==> flow/design.v (excerpt) <==
module fpga3(
    input [3:0] SW,
    input rot_A, input rot_B, input rot_dwn,
    input BTN0, input BTN1, input BTN2,
    input reset, input clk,
    output [7:0] LED,
	 output R, output G, output B,
	 output h_sync, output v_sync
    );
reg[10:0] H_scan,V_scan;
wire H_on , V_on;
wire[10:0] X_pix , Y_pix;
reg RR , GG , BB;
reg[2:0] pattn;
reg[3:0] rot_indx;
reg[19:0] debcnt;
reg scal2;
wire scal1,scal_change;
reg[2:0] pattn_scal;
reg dett_A,dett_B,deb_A,deb_B,deb_AA;
wire[10:0] RAD;
reg[10:0] X_cntr;
wire R210,R220,R230,R240,R250,R212,R214,R216 ;
wire G210,G220,G230,G240,G250,G212,G214,G216;
wire B210,B220,B230,B240,B250,B212,B214,B216;
always@(posedge reset or posedge clk)
	if(reset)
		H_scan<= 11'h000;
	else if(H_scan== 11'd1040)
		H_scan<= 11'h001;
	else
		H_scan<= H_scan+11'h001; 
always@(posedge reset or posedge clk)
	if(reset)
		V_scan<= 11'h000;
	else if(V_scan== 11'd666 && H_scan== 11'd1040 )
		V_scan<= 11'h001;
	else if(H_scan== 11'd1040)
		V_scan<= V_scan+11'h001; 
	else
		V_scan<= V_scan;
assign  H_on= (H_scan>= 11'd0105 && H_scan<= 11'd0904);
assign  V_on= (V_scan>= 11'd0023 && V_scan<= 11'd0622);
assign  h_sync= ~(H_scan>= 11'd0921 && H_scan<= 11'd1040);
assign  v_sync= ~(V_scan>= 11'd0659 && V_scan<= 11'd0666);
assign  X_pix= (H_scan>=11'd0105 && H_scan<=11'd0904)? H_scan - 11'd0105 : 11'd0000;
assign  Y_pix= (V_scan>=11'd0023 && V_scan<=11'd0622)? V_scan - 11'd0023 : 11'd0000;
assign  R= RR;
assign  G= GG;            			  
assign  B= BB;
always@(*)
	if(~H_on || ~V_on || ~SW[0])
		RR=1'b0;
	else if(pattn==3'b001 && ((X_pix>=11'd0001 && X_pix<=11'd0300) || (X_pix>=11'd0601 && X_pix<=11'd0700)))
		RR= 1'b1;
	else if(pattn==3'b010)
		case({pattn_scal, rot_indx})  
  ...
For scale: about 5200 cells after synthesis, ~25 I/O pins, roughly 43000 µm² of cells after synthesis.
Settings: LEC_CHECK=0, ABC_AREA=0, CAP_MARGIN=20, CORE_ASPECT_RATIO=1.73, CORE_MARGIN=2, CORE_UTILIZATION=72, CTS_CLUSTER_SIZE=72, HOLD_SLACK_MARGIN=0.29, PLACE_DENSITY_LB_ADDON=0.01, SETUP_SLACK_MARGIN=3.65, SLEW_MARGIN=20; clock period 12.4 ns.
run.sh (not shown) runs the stock make flow with config.mk's settings and CLKGATE_MAP_FILE=.
The starting point reached the layout checks and failed them: negative setup slack.
Then changed:
--- a/flow/config.mk
+++ b/flow/config.mk
@@ -8 +8 @@
-export ABC_AREA = 0
+export ABC_AREA = 1
@@ -10 +9,0 @@
-export CORE_ASPECT_RATIO = 1.73
@@ -13,4 +11,0 @@
-export CTS_CLUSTER_SIZE = 72
-export HOLD_SLACK_MARGIN = 0.29
-export PLACE_DENSITY_LB_ADDON = 0.01
-export SETUP_SLACK_MARGIN = 3.65
==> flow/constraint.sdc (replaced) <==
create_clock -name core_clock -period 61.7 [get_ports {clk}]
set_input_delay 12.3400 -clock core_clock [delete_from_list [all_inputs] [get_ports {clk}]]
set_output_delay 12.3400 -clock core_clock [all_outputs]
set_load 0.01 [all_outputs]
After rerunning: The new run completed without violations; synthesized cell count goes up by 20%; die size went up by 3.6%; register-to-register slack improves by 25000 ps; final cell count grows by 6.0%; via count drops by 2.8%; clock skew decreases by 4.3 ps.
Then changed:
--- a/flow/config.mk
+++ b/flow/config.mk
@@ -11,0 +12,3 @@
+export CTS_CLUSTER_SIZE = 72
+export PLACE_DENSITY_LB_ADDON = 0.01
+export SETUP_SLACK_MARGIN = 3.65
==> flow/constraint.sdc (replaced) <==
create_clock -name core_clock -period 12.4 [get_ports {clk}]
set_input_delay 2.4800 -clock core_clock [delete_from_list [all_inputs] [get_ports {clk}]]
set_output_delay 2.4800 -clock core_clock [all_outputs]
set_load 0.01 [all_outputs]
Effect: This time the run finished but failed the layout checks on negative setup slack; non-clock buffer count grows by 665; area after synthesis is unchanged; global-route usage grows by 5.4 points; clock-buffer cell count grows by 3; die size stays the same; cell count grows by 9.4%; routed wire length grows by 19%; worst setup slack loses 13000 ps.
Then changed:
--- a/flow/config.mk
+++ b/flow/config.mk
@@ -8 +7,0 @@
-export ABC_AREA = 1
@@ -11,4 +10 @@
-export CORE_UTILIZATION = 72
-export CTS_CLUSTER_SIZE = 72
-export PLACE_DENSITY_LB_ADDON = 0.01
-export SETUP_SLACK_MARGIN = 3.65
+export CORE_UTILIZATION = 47
==> flow/constraint.sdc (replaced) <==
create_clock -name core_clock -period 30.6 [get_ports {clk}]
set_input_delay 6.1200 -clock core_clock [delete_from_list [all_inputs] [get_ports {clk}]]
set_output_delay 6.1200 -clock core_clock [all_outputs]
set_load 0.01 [all_outputs]
What happened:
- The changed run reached the layout checks and failed them: negative setup slack
- non-clock buffer count decreases by 400
- global-route usage decreases by 19 points
- final area decreases by roughly a tenth
- area after synthesis decreases by a few percent
- sequential cell count stays the same
- worst setup slack improves by 4700 ps
- core utilization decreases by 33 points
- cell count decreases by about a fifth
- register-to-register slack improves by 9400 ps
Then changed:
--- a/flow/config.mk
+++ b/flow/config.mk
@@ -10 +10,4 @@
-export CORE_UTILIZATION = 47
+export CORE_UTILIZATION = 72
+export CTS_CLUSTER_SIZE = 50
+export PLACE_DENSITY_LB_ADDON = 0.01
+export SETUP_SLACK_MARGIN = 4.75
==> flow/constraint.sdc (replaced) <==
create_clock -name core_clock -period 16.8 [get_ports {clk}]
set_input_delay 3.3600 -clock core_clock [delete_from_list [all_inputs] [get_ports {clk}]]
set_output_delay 3.3600 -clock core_clock [all_outputs]
set_load 0.01 [all_outputs]
What happened:
- The new run completed, yet does not pass: negative setup slack
- count of clock-buffer cells in the layout stays the same
- worst hold slack is better by 13 ps
- wire length went up by a few percent
- cell count went down slightly
- setup slack is worse by 4100 ps
- register-to-register slack is worse by 7100 ps
- design area went up by a few percent
- critical path depth went down by 5
Then changed:
--- a/flow/config.mk
+++ b/flow/config.mk
@@ -10,4 +10 @@
-export CORE_UTILIZATION = 72
-export CTS_CLUSTER_SIZE = 50
-export PLACE_DENSITY_LB_ADDON = 0.01
-export SETUP_SLACK_MARGIN = 4.75
+export CORE_UTILIZATION = 40
==> flow/constraint.sdc (replaced) <==
create_clock -name core_clock -period 50.0 [get_ports {clk}]
set_input_delay 10.0000 -clock core_clock [delete_from_list [all_inputs] [get_ports {clk}]]
set_output_delay 10.0000 -clock core_clock [all_outputs]
set_load 0.01 [all_outputs]
After rerunning: This time the run ran to the end with no violations; wire length drops by 5.7%; global-route usage fell by 20 points; final area went down by about 8%; cell count grows by 1.1%; utilization shrinks by 40 points; worst setup slack gains 6900 ps.
